Design sd_card_top, start of the top module:
module sd_card_top
#(
	parameter  SPI_LOW_SPEED_DIV = 248,          
	parameter  SPI_HIGH_SPEED_DIV = 0            
)
(
	input            clk,
	input            rst,
	output           SD_nCS,                     
	output           SD_DCLK,                    
	output           SD_MOSI,                    
	input            SD_MISO,                    
	output           sd_init_done,               
	input            sd_sec_read,                
	input[31:0]      sd_sec_read_addr,           
	output[7:0]      sd_sec_read_data,           
	output           sd_sec_read_data_valid,     
	output           sd_sec_read_end,            
	input            sd_sec_write,               
	input[31:0]      sd_sec_write_addr,          
	input[7:0]       sd_sec_write_data,          
	output           sd_sec_write_data_req,      
	output           sd_sec_write_end            
);
clock: 4.31 ns
lec_check: 0
abc_area: 0
cap_margin: 40
cell_pad_in_sites_global_placement: 1
core_aspect_ratio: 1.35
core_margin: 2
core_utilization: 44
cts_cluster_diameter: 40
cts_cluster_size: 16
gpl_timing_driven: 0
hold_slack_margin: 0.11
max_routing_layer: met4
min_routing_layer: met2
place_density_lb_addon: 0.09
setup_slack_margin: 0.01
slew_margin: 0
tns_end_percent: 55
run.sh (not shown) runs the stock make flow with config.mk's settings and CLKGATE_MAP_FILE=.
The first run produced a clean layout.
==> next run, changes <==
Settings changed: ABC_AREA 0 to unset, CAP_MARGIN 40 to 20, CELL_PAD_IN_SITES_GLOBAL_PLACEMENT 1 to unset, CORE_ASPECT_RATIO 1.35 to unset, CORE_UTILIZATION 44 to 40, CTS_CLUSTER_DIAMETER 40 to unset, CTS_CLUSTER_SIZE 16 to unset, GPL_TIMING_DRIVEN 0 to unset, HOLD_SLACK_MARGIN 0.11 to unset, MAX_ROUTING_LAYER met4 to unset, MIN_ROUTING_LAYER met2 to unset, PLACE_DENSITY_LB_ADDON 0.09 to unset, SETUP_SLACK_MARGIN 0.01 to unset, SLEW_MARGIN 0 to 20, TNS_END_PERCENT 55 to unset.
Clock period 4.31 ns to 3.58 ns, I/O delays scaled along.
What happened: Via count drops by 31%. Synthesized cell count stays the same. Area after synthesis does not change. Sequential share of layout area climbs by 0.78 points. Register-to-register slack is worse by 420 ps. Utilization drops by 5.3 points. Setup slack is worse by 420 ps.
==> next run, changes <==
Settings changed: CORE_UTILIZATION 40 to 64, SETUP_SLACK_MARGIN set to 0.83.
Clock period 3.58 ns to 3.4 ns, I/O delays scaled along.
Wire length came out higher by 0.75%.
Clock skew shrinks by 7.8 ps.
Design area went down by 1.5%.
Combinational power grows by about 4%.

---

sd_card_top again, from the RTL that the note above started with.
Settings: LEC_CHECK=0, CAP_MARGIN=20, CORE_MARGIN=2, CORE_UTILIZATION=32, CTS_CLUSTER_SIZE=73, PLACE_DENSITY_LB_ADDON=0.22, SETUP_SLACK_MARGIN=0.65, SLEW_MARGIN=20; clock period 4.18 ns.
Rerun with:
CAP_MARGIN = 5   (was 20)
CORE_UTILIZATION = 70   (was 32)
CTS_CLUSTER_SIZE = 14   (was 73)
PLACE_DENSITY_LB_ADDON = unset   (was 0.22)
SETUP_SLACK_MARGIN = unset   (was 0.65)
clock period = 2.22 ns   (was 4.18 ns; I/O delays follow)
The changed run completed, yet does not pass: negative setup slack.
Non-clock buffer count goes up by 86.
Final cell count goes down by 8.9%.
Sequential power goes up by 88%.
Total power goes up by about 80%.

---

Starting RTL as in the previous note.
==> flow/config.mk <==
export PLATFORM = sky130hd
export DESIGN_NAME = sd_card_top
export DESIGN_NICKNAME = sd_card_top
export VERILOG_FILES = /design/flow/design.v
export SDC_FILE = /design/flow/constraint.sdc
export NUM_CORES = 4
export LEC_CHECK = 0
export ABC_AREA = 0
export CAP_MARGIN = 20
export CORE_MARGIN = 2
export CORE_UTILIZATION = 72
export CTS_CLUSTER_DIAMETER = 356
export CTS_CLUSTER_SIZE = 32
export HOLD_SLACK_MARGIN = -0.08
export PLACE_DENSITY = 0.44
export SETUP_SLACK_MARGIN = 0.3
export SLEW_MARGIN = 20
==> flow/constraint.sdc <==
create_clock -name core_clock -period 2.09 [get_ports {clk}]
set_input_delay 0.4180 -clock core_clock [delete_from_list [all_inputs] [get_ports {clk}]]
set_output_delay 0.4180 -clock core_clock [all_outputs]
set_load 0.01 [all_outputs]
The baseline stopped in global routing (5_1_grt) with DPL-0038.
Change:
ABC_AREA = unset   (was 0)
CORE_UTILIZATION = 48   (was 72)
CTS_CLUSTER_DIAMETER = unset   (was 356)
CTS_CLUSTER_SIZE = unset   (was 32)
HOLD_SLACK_MARGIN = unset   (was -0.08)
PLACE_DENSITY = unset   (was 0.44)
SETUP_SLACK_MARGIN = unset   (was 0.3)
clock period = 3.58 ns   (was 2.09 ns; I/O delays follow)
Now the flow passed the timing, design-rule and antenna checks.
Synthesized cell count is unchanged.
Die size came out higher by 48%.
Area after synthesis is unchanged.
Change:
ABC_AREA = 1   (was unset)
CORE_UTILIZATION = 69   (was 48)
PLACE_DENSITY = 0.39   (was unset)
SETUP_SLACK_MARGIN = 0.14   (was unset)
clock period = 1.99 ns   (was 3.58 ns; I/O delays follow)
What happened: Now the flow ran to the end with violations: setup timing; worst setup slack got worse by 0.70 ns; clock skew rises by 0.012 ns; synthesized cell count grows by 17%; area after synthesis climbs by 1.9%; total power goes up by 99%; final area went up by 10%.
Change:
ABC_AREA = unset   (was 1)
CORE_UTILIZATION = 40   (was 69)
PLACE_DENSITY = unset   (was 0.39)
SETUP_SLACK_MARGIN = unset   (was 0.14)
clock period = 5.0 ns   (was 1.99 ns; I/O delays follow)
The new run ran to the end with no violations.
Wire length fell by a quarter to a third.
Worst hold slack improved by 0.22 ns.
Non-clock buffer count drops by 90.
Count of clock-buffer cells in the layout goes down by 6.
Flip-flop count does not change.
Power drops by well over a third.
Setup slack is better by 1.8 ns.
Cell count went down by a little under a tenth.

---

Setup of build 24:
sd_card_top again, from the RTL that the note above started with.
make LEC_CHECK=0 ABC_AREA=0 CAP_MARGIN=40 CELL_PAD_IN_SITES_DETAIL_PLACEMENT=1 CELL_PAD_IN_SITES_GLOBAL_PLACEMENT=1 CORE_ASPECT_RATIO=1.35 CORE_MARGIN=2 CORE_UTILIZATION=44 CTS_CLUSTER_DIAMETER=274 CTS_CLUSTER_SIZE=16 GPL_ROUTABILITY_DRIVEN=0 GPL_TIMING_DRIVEN=0 MAX_ROUTING_LAYER=met4 MIN_ROUTING_LAYER=met1 PLACE_DENSITY_LB_ADDON=0.09 SETUP_SLACK_MARGIN=0.01 SLEW_MARGIN=0 TNS_END_PERCENT=70 finish   # period 4.31 ns
In summary, build 24 completed successfully, with a layout that passed the timing, design-rule and antenna checks.
#### Input delta (build 82 over build 24)
-- flow/config.mk --
<<< build 24, line 10
export CELL_PAD_IN_SITES_DETAIL_PLACEMENT = 1
>>> build 82, line 10
<<< build 24, line 14
export CORE_UTILIZATION = 44
export CTS_CLUSTER_DIAMETER = 274
>>> build 82, line 13
export CORE_UTILIZATION = 39
export CTS_CLUSTER_DIAMETER = 40
<<< build 24, line 17
export GPL_ROUTABILITY_DRIVEN = 0
>>> build 82, line 16
<<< build 24, line 19
>>> build 82, line 17
export HOLD_SLACK_MARGIN = 0.11
<<< build 24, line 20
export MIN_ROUTING_LAYER = met1
>>> build 82, line 19
<<< build 24, line 24
export TNS_END_PERCENT = 70
>>> build 82, line 22
export TNS_END_PERCENT = 25
## What came out
- Cmp build 82 vs build 24: register share of total power lower in build 82
- Run comparison: build 82 power group with the highest consumption the clock network; build 24 power group with the highest consumption sequential cells
- | post-detailed-placement cell area | build 24 vs build 82 | ≈ equal |
- Build 82 vs. build 24: final setup slack of the worst path rose 0.056 ns; final instance area went up about 5%.
Changes in build 31 relative to build 82:
-- flow/config.mk --
<<< build 82, line 9
export CAP_MARGIN = 40
>>> build 31, line 9
export CAP_MARGIN = 20
<<< build 82, line 13
export CORE_UTILIZATION = 39
export CTS_CLUSTER_DIAMETER = 40
export CTS_CLUSTER_SIZE = 16
export GPL_TIMING_DRIVEN = 0
export HOLD_SLACK_MARGIN = 0.11
export MAX_ROUTING_LAYER = met4
export PLACE_DENSITY_LB_ADDON = 0.09
export SETUP_SLACK_MARGIN = 0.01
export SLEW_MARGIN = 0
>>> build 31, line 13
export CORE_UTILIZATION = 61
export CTS_CLUSTER_SIZE = 14
export SETUP_SLACK_MARGIN = 0.61
export SLEW_MARGIN = 30
==> flow/constraint.sdc <==
create_clock -name core_clock -period 3.16 [get_ports {clk}]
set_input_delay 0.6320 -clock core_clock [delete_from_list [all_inputs] [get_ports {clk}]]
set_output_delay 0.6320 -clock core_clock [all_outputs]
set_load 0.01 [all_outputs]
### Flow results
Build 31 against build 82: well tap count decreased by 118 relative to the old numbers, register share of total power increased by 7.5 points relative to the old numbers, combinational power share increased by 0.4 points relative to the old numbers, cell internal power dissipation increased by 20% relative to the old numbers.
Build 31 ends up with a cell area after layout that is 520 um^2 lower than in build 82.
Highest-power group = the clock network: build 82; highest-power group = sequential cells: build 31
Build 82 → build 31: leakage power total shrank by 0.14 nW; cell row count shrank by 14; first-iteration DRC count grew by about 60%; number of non-filler instances in the completed layout shrank by 171; number of buffer cells added on primary ports grew by 1.
Build 31 vs build 82: non-clock buffer count in the final layout down by more than 10%
Modified inputs, build 13 compared to build 31
-- flow/config.mk --
<<< build 31, line 10
export CELL_PAD_IN_SITES_GLOBAL_PLACEMENT = 1
>>> build 13, line 10
export CELL_PAD_IN_SITES_GLOBAL_PLACEMENT = 0
<<< build 31, line 13
export CORE_UTILIZATION = 61
>>> build 13, line 13
export CORE_UTILIZATION = 68
<<< build 31, line 15
export SETUP_SLACK_MARGIN = 0.61
>>> build 13, line 15
export SETUP_SLACK_MARGIN = -0.19
<<< build 31, line 17
export TNS_END_PERCENT = 25
>>> build 13, line 17
export TNS_END_PERCENT = 95
==> flow/constraint.sdc <==
create_clock -name core_clock -period 2.34 [get_ports {clk}]
set_input_delay 0.4680 -clock core_clock [delete_from_list [all_inputs] [get_ports {clk}]]
set_output_delay 0.4680 -clock core_clock [all_outputs]
set_load 0.01 [all_outputs]
Results
- Build 13 finished every stage; the final checks, however, were not passed, the failures being negative setup slack.
- Build 31 reached the end of the flow, and the finished layout is clean on the timing, design-rule and antenna checks.
- Sort build 13 and build 31 by global routing usage on met2, descending, and build 13 comes first.
- Compared with build 31, build 13 shows a higher post-synthesis to final-layout area growth.
- Build 31 → build 13: upper clock frequency limit +1.9%; sequential cell area in the final layout stayed essentially flat; utilization went up; number of logic gates ~0 delta.
- Final instance area in build 13 vs build 31: up about 1.8%
- | maximum single-stage delay on the critical path | higher: build 31 |
- Taking build 31 over build 13, the power in sequential cells ratio works out to 0.74.
- Compared with build 31, build 13 shows a relative contribution of sequential cells to total power that is 1.1 points higher.

---

## exp/indigo
sd_card_top again, from the RTL that the note above started with.
Settings: LEC_CHECK=0, ABC_AREA=0, CAP_MARGIN=20, CELL_PAD_IN_SITES_GLOBAL_PLACEMENT=1, CORE_ASPECT_RATIO=1.35, CORE_MARGIN=2, CORE_UTILIZATION=39, CTS_CLUSTER_SIZE=14, PLACE_DENSITY_LB_ADDON=0.18, SLEW_MARGIN=30, TNS_END_PERCENT=25; clock period 4.28 ns.
#### Input delta (exp/xenon over exp/indigo)
# exp/indigo
export LEC_CHECK = 0
export ABC_AREA = 0
export CAP_MARGIN = 20
export CELL_PAD_IN_SITES_GLOBAL_PLACEMENT = 1
export CORE_ASPECT_RATIO = 1.35
export CORE_MARGIN = 2
export CORE_UTILIZATION = 39
export CTS_CLUSTER_SIZE = 14
export PLACE_DENSITY_LB_ADDON = 0.18
export SLEW_MARGIN = 30
export TNS_END_PERCENT = 25
create_clock -name core_clock -period 4.28 [get_ports {clk}]
# exp/xenon
export LEC_CHECK = 0
export ABC_AREA = 0
export CAP_MARGIN = 20
export CELL_PAD_IN_SITES_GLOBAL_PLACEMENT = 1
export CORE_ASPECT_RATIO = 1.35
export CORE_MARGIN = 2
export CORE_UTILIZATION = 61
export CTS_CLUSTER_SIZE = 14
export SETUP_SLACK_MARGIN = -0.19
export SLEW_MARGIN = 30
export TNS_END_PERCENT = 95
create_clock -name core_clock -period 1.99 [get_ports {clk}]
Notes after the runs:
Although it ran to completion, exp/xenon produced a layout that fails the final checks because of negative setup slack. Having completed the whole flow, exp/indigo delivered a layout that passed the timing, design-rule and antenna checks. On clock buffer count from CTS, the lower figure sits with exp/xenon, not exp/indigo. Higher clock-buffer cell count goes to exp/xenon over exp/indigo. Compared with exp/indigo, exp/xenon shows final weighted congestion in routability-driven placement higher by 14%. Clock share of power, exp/indigo and exp/xenon: lower on exp/xenon. Total iterations of the first detailed-routing run is lower on exp/indigo.
Setup changes, exp/xenon to exp/yarrow
# exp/xenon
export LEC_CHECK = 0
export ABC_AREA = 0
export CAP_MARGIN = 20
export CELL_PAD_IN_SITES_GLOBAL_PLACEMENT = 1
export CORE_ASPECT_RATIO = 1.35
export CORE_MARGIN = 2
export CORE_UTILIZATION = 61
export CTS_CLUSTER_SIZE = 14
export SETUP_SLACK_MARGIN = -0.19
export SLEW_MARGIN = 30
export TNS_END_PERCENT = 95
create_clock -name core_clock -period 1.99 [get_ports {clk}]
# exp/yarrow
export LEC_CHECK = 0
export ABC_AREA = 0
export CAP_MARGIN = 20
export CORE_MARGIN = 2
export CORE_UTILIZATION = 72
export CTS_CLUSTER_DIAMETER = 205
export CTS_CLUSTER_SIZE = 15
export HOLD_SLACK_MARGIN = -0.08
export PLACE_DENSITY = 0.82
export SETUP_SLACK_MARGIN = -0.2
export SLEW_MARGIN = 20
create_clock -name core_clock -period 1.99 [get_ports {clk}]
[summary]
- exp/yarrow did not finish: a tool error stopped it during global routing (5_1_grt).
- The flow completed for exp/xenon, but it is not clean: the layout still shows negative setup slack.
- Mean instance size in the synthesized netlist came out exactly the same in exp/xenon and exp/yarrow.
- Between exp/xenon and exp/yarrow, final estimated routing congestion in global placement is lower for exp/yarrow, exp/xenon comes in above that.
- exp/yarrow against exp/xenon: chip footprint lost 2500 um2, HPWL after detailed placement went up 25%, pre-CTS setup slack went down, post-CTS resize count shows a reduction of 4.
Here is what was changed in the inputs of exp/fjord compared with exp/yarrow.
# exp/yarrow
export LEC_CHECK = 0
export ABC_AREA = 0
export CAP_MARGIN = 20
export CORE_MARGIN = 2
export CORE_UTILIZATION = 72
export CTS_CLUSTER_DIAMETER = 205
export CTS_CLUSTER_SIZE = 15
export HOLD_SLACK_MARGIN = -0.08
export PLACE_DENSITY = 0.82
export SETUP_SLACK_MARGIN = -0.2
export SLEW_MARGIN = 20
create_clock -name core_clock -period 1.99 [get_ports {clk}]
# exp/fjord
export LEC_CHECK = 0
export ABC_AREA = 0
export CAP_MARGIN = 20
export CORE_MARGIN = 2
export CORE_UTILIZATION = 72
export CTS_CLUSTER_DIAMETER = 205
export CTS_CLUSTER_SIZE = 15
export SETUP_SLACK_MARGIN = 0.45
export SLEW_MARGIN = 20
create_clock -name core_clock -period 2.24 [get_ports {clk}]
==> comparison <==
exp/fjord got as far as global routing (5_1_grt), where a tool error ended the run.
exp/yarrow → exp/fjord: die boundary height level, post-cts resize count grew by 67.
Per the comparison of exp/fjord with exp/yarrow, simple-gate portion of the synthesized area stayed essentially flat; die area stayed essentially flat.

---

== willow ==
Starting RTL as in the previous note.
export LEC_CHECK = 0
export ABC_AREA = 0
export CAP_MARGIN = 5
export CELL_PAD_IN_SITES_GLOBAL_PLACEMENT = 0
export CORE_ASPECT_RATIO = 0.91
export CORE_MARGIN = 2
export CORE_UTILIZATION = 72
export CTS_CLUSTER_SIZE = 14
export HOLD_SLACK_MARGIN = 0.06
export PLACE_DENSITY = 0.64
export SETUP_SLACK_MARGIN = -0.55
export SLEW_MARGIN = 5
export TNS_END_PERCENT = 25
create_clock -name core_clock -period 5.75 [get_ports {clk}]
willow finished end to end and its layout was clean on timing, DRC and antenna.
Modified inputs, violet compared to willow
# willow
export LEC_CHECK = 0
export ABC_AREA = 0
export CAP_MARGIN = 5
export CELL_PAD_IN_SITES_GLOBAL_PLACEMENT = 0
export CORE_ASPECT_RATIO = 0.91
export CORE_MARGIN = 2
export CORE_UTILIZATION = 72
export CTS_CLUSTER_SIZE = 14
export HOLD_SLACK_MARGIN = 0.06
export PLACE_DENSITY = 0.64
export SETUP_SLACK_MARGIN = -0.55
export SLEW_MARGIN = 5
export TNS_END_PERCENT = 25
create_clock -name core_clock -period 5.75 [get_ports {clk}]
# violet
export LEC_CHECK = 0
export ABC_AREA = 0
export CAP_MARGIN = 5
export CELL_PAD_IN_SITES_GLOBAL_PLACEMENT = 0
export CORE_ASPECT_RATIO = 0.95
export CORE_MARGIN = 2
export CORE_UTILIZATION = 72
export CTS_CLUSTER_DIAMETER = 356
export CTS_CLUSTER_SIZE = 14
export HOLD_SLACK_MARGIN = -0.09
export SETUP_SLACK_MARGIN = -0.19
export SLEW_MARGIN = 30
export TNS_END_PERCENT = 95
create_clock -name core_clock -period 2.34 [get_ports {clk}]
The layout from violet, despite a flow that completed every stage, fails the layout checks, with the failing checks listed as setup timing. violet vs. willow: part of the cycle the worst path needs went up by 46 points; overall die area held; number of gates on the worst path with buffers counted stayed essentially flat; reported combinational group power grew by 160%.
Relative to violet, the following input files were edited for juniper:
# violet
export LEC_CHECK = 0
export ABC_AREA = 0
export CAP_MARGIN = 5
export CELL_PAD_IN_SITES_GLOBAL_PLACEMENT = 0
export CORE_ASPECT_RATIO = 0.95
export CORE_MARGIN = 2
export CORE_UTILIZATION = 72
export CTS_CLUSTER_DIAMETER = 356
export CTS_CLUSTER_SIZE = 14
export HOLD_SLACK_MARGIN = -0.09
export SETUP_SLACK_MARGIN = -0.19
export SLEW_MARGIN = 30
export TNS_END_PERCENT = 95
create_clock -name core_clock -period 2.34 [get_ports {clk}]
# juniper
export LEC_CHECK = 0
export ABC_AREA = 0
export CAP_MARGIN = 5
export CELL_PAD_IN_SITES_GLOBAL_PLACEMENT = 0
export CORE_ASPECT_RATIO = 1.35
export CORE_MARGIN = 2
export CORE_UTILIZATION = 72
export CTS_CLUSTER_SIZE = 14
export PLACE_DENSITY = 0.68
export SETUP_SLACK_MARGIN = 0.48
export SLEW_MARGIN = 30
export TNS_END_PERCENT = 25
create_clock -name core_clock -period 6.2 [get_ports {clk}]
==> comparison <==
In the metrics for violet and juniper, the one carrying the lower met2 routed wirelength is juniper.
Compared with violet, juniper shows a worst-case headroom to the max-slew limit that is 13 points lower.
juniper finished all stages; the layout is clean.
Diff violet -> juniper: total buffers and inverters traversed by the critical path moved down, total length of routed met3 wires went down 54%, final hold violation count flat.
juniper does better than violet on total chip power.
Delta (juniper minus violet): area figure in the yosys stat output now sits at about the same level, ratio of routed vias to standard cells lost 0.39, worst-case setup margin in the final layout now larger.
### juniper -> lagoon
# juniper
export LEC_CHECK = 0
export ABC_AREA = 0
export CAP_MARGIN = 5
export CELL_PAD_IN_SITES_GLOBAL_PLACEMENT = 0
export CORE_ASPECT_RATIO = 1.35
export CORE_MARGIN = 2
export CORE_UTILIZATION = 72
export CTS_CLUSTER_SIZE = 14
export PLACE_DENSITY = 0.68
export SETUP_SLACK_MARGIN = 0.48
export SLEW_MARGIN = 30
export TNS_END_PERCENT = 25
create_clock -name core_clock -period 6.2 [get_ports {clk}]
# lagoon
export LEC_CHECK = 0
export ABC_AREA = 0
export CAP_MARGIN = 5
export CELL_PAD_IN_SITES_GLOBAL_PLACEMENT = 0
export CORE_ASPECT_RATIO = 0.95
export CORE_MARGIN = 2
export CORE_UTILIZATION = 72
export CTS_CLUSTER_SIZE = 14
export SETUP_SLACK_MARGIN = -0.19
export SLEW_MARGIN = 30
export TNS_END_PERCENT = 95
create_clock -name core_clock -period 2.34 [get_ports {clk}]
- What the final checks of lagoon revealed, after a flow that finished every stage, was a layout that fails on setup timing.
- lagoon against juniper: met3 track utilization from global routing higher; number of optimization iterations in the first detailed-route pass picked up an extra 1.
- Looking at post-synthesis to final-layout area growth across juniper and lagoon, the one that comes out lower is juniper.
- Summary of lagoon over juniper: final period utilization now larger; wire length after detailed routing picked up an extra about 16%.
Edits applied to the flow inputs when going from lagoon to raven:
# lagoon
export LEC_CHECK = 0
export ABC_AREA = 0
export CAP_MARGIN = 5
export CELL_PAD_IN_SITES_GLOBAL_PLACEMENT = 0
export CORE_ASPECT_RATIO = 0.95
export CORE_MARGIN = 2
export CORE_UTILIZATION = 72
export CTS_CLUSTER_SIZE = 14
export SETUP_SLACK_MARGIN = -0.19
export SLEW_MARGIN = 30
export TNS_END_PERCENT = 95
create_clock -name core_clock -period 2.34 [get_ports {clk}]
# raven
export LEC_CHECK = 0
export ABC_AREA = 0
export CAP_MARGIN = 20
export CELL_PAD_IN_SITES_GLOBAL_PLACEMENT = 0
export CORE_ASPECT_RATIO = 1.35
export CORE_MARGIN = 2
export CORE_UTILIZATION = 69
export CTS_CLUSTER_SIZE = 14
export SETUP_SLACK_MARGIN = -0.19
export SLEW_MARGIN = 30
export TNS_END_PERCENT = 95
create_clock -name core_clock -period 2.34 [get_ports {clk}]
In raven the implementation ran to completion but is not tape-out ready, as the final checks report setup timing. The endpoint of the most critical setup path comes out sd_card_cmd_m0.send_data[4] in one run and sd_card_cmd_m0.byte_cnt[12] in the other, namely in raven and lagoon respectively. The non-clock buffer area fraction after layout of raven falls short of that of lagoon by 0.35 points. Compared with lagoon, in raven floorplan die area picked up an extra about 4.3%, cell depth of the worst flop-to-flop path lost 2, global-route usage lost 5.9 points.
Power is estimated from default activity; no workload was simulated.
